// MACRegister
module MACRegister(
    input clk,
    input rst,
    input [1:0] opcode,
    input [15:0] a,
    input [15:0] b,
    output [31:0] dataOut
    );
Size: ~930 cells after synthesis, roughly 68 I/O pins.
make LEC_CHECK=0 CAP_MARGIN=0 CELL_PAD_IN_SITES_DETAIL_PLACEMENT=1 CELL_PAD_IN_SITES_GLOBAL_PLACEMENT=1 CORE_ASPECT_RATIO=0.98 CORE_MARGIN=7 CORE_UTILIZATION=54 CTS_CLUSTER_DIAMETER=390 CTS_CLUSTER_SIZE=88 GPL_TIMING_DRIVEN=0 MAX_ROUTING_LAYER=met5 PLACE_DENSITY_LB_ADDON=0.08 SETUP_SLACK_MARGIN=-0.87 SLEW_MARGIN=25 TNS_END_PERCENT=75 finish   # period 21.5 ns
run.sh (not shown) runs the stock make flow with config.mk's settings and CLKGATE_MAP_FILE=.
==> next run, changes <==
Settings changed: CAP_MARGIN 0 to 30, CELL_PAD_IN_SITES_GLOBAL_PLACEMENT 1 to 2, CORE_MARGIN 7 to 10.
Maximum frequency hardly moves.
Clock-buffer cell count is unchanged.
Cell area does not change.
Utilization came out lower by 0.21 points.
Wire length is lower by 4.1%.
Worst setup slack improves by 0.046 ns.
Sequential share of layout area is unchanged.

* * *

fjord:
MACRegister again, from the RTL that the note above started with.
## MACRegister
module MACRegister(
    input clk,
    input rst,
    input [1:0] opcode,
    input [15:0] a,
    input [15:0] b,
    output [31:0] dataOut
    );
    reg [31:0] register;
    assign dataOut = register;
    wire [31:0] product;
    wire [31:0] sum;
    ArrayMultiplier multiplier(a, b, product);
    Adder32 adder(register, product, sum);
    always @ (posedge clk) begin
        if (rst)
            register <= 32'd0;
        else case (opcode)
            2'd1:  
                register <= {a, b};
            2'd2:  
                register <= sum;
        endcase
    end
endmodule
export LEC_CHECK = 0
export CAP_MARGIN = 20
export CORE_MARGIN = 2
export CORE_UTILIZATION = 70
export CTS_CLUSTER_DIAMETER = 379
export CTS_CLUSTER_SIZE = 13
export PLACE_DENSITY_LB_ADDON = 0.06
export SETUP_SLACK_MARGIN = 1.6
export SLEW_MARGIN = 20
create_clock -name core_clock -period 5.45 [get_ports {clk}]
Final checks on fjord, whose flow otherwise completed, came back failing, citing negative setup slack.
> inputs changed (fjord -> nickel)
Settings: CTS_CLUSTER_DIAMETER no longer set, was 379; CORE_UTILIZATION now 9, was 70; PLACE_DENSITY_LB_ADDON no longer set, was 0.06; CTS_CLUSTER_SIZE no longer set, was 13; SETUP_SLACK_MARGIN now 1.0, was 1.6; the clock period (ns, I/O delays scaled along) now 19.2, was 5.45.
--- outcome ---
Every stage of the flow completed for nickel, and the final layout passed the timing, DRC and antenna checks.
In nickel, final worst slack is higher than in fjord.
Delay of the slowest cell on the worst path for nickel: 0.04 ns up relative to fjord
| final area | nickel vs fjord | worse |
Routed wire length | nickel above fjord
Compared with fjord, non-clock buffer count in nickel decreased by more than a quarter.
Via count of the first global-routing pass for nickel is lower than for fjord.
The run showing the greater core utilization of the finished layout is fjord.
nickel vs. fjord: wire length of the first global-routing pass went up by about 1.8%.
fjord → nickel: post-synthesis to final-layout area growth now larger.
diff inputs: nickel => pepper
Settings: setting ABC_AREA to 1 for the first time; changing CAP_MARGIN from 20 to 15; changing CORE_UTILIZATION from 9 to 72; setting CTS_CLUSTER_SIZE to 98 for the first time; changing the clock period (ns, I/O delays scaled along) from 19.2 to 11.0.
--- outcome ---
- pepper finished all stages; however, its layout fails the closing checks, the failures being negative setup slack.
- On required time of the critical path, the lower figure sits with pepper, not nickel.
- Run comparison: pepper highest metal layer used by the detailed router met4; nickel highest metal layer used by the detailed router met5
- Summary: wire length, pepper better than nickel
diff inputs: pepper => delta
Settings: ABC_AREA removed (was 1); CAP_MARGIN changed from 15 to 20; CORE_UTILIZATION changed from 72 to 40; CTS_CLUSTER_SIZE removed (was 98); the clock period (ns, I/O delays scaled along) changed from 11.0 to 17.7.
## What came out
Looking at the reports, delta completed the entire flow and the layout it produced met the timing, DRC and antenna checks.
pepper -> delta: total cell area reported by yosys after synthesis decreased by a few percent
Layout net count, pepper and delta: smaller value in delta
delta ended up with a lower count of plain and timing-repair buffers in the layout than pepper did.
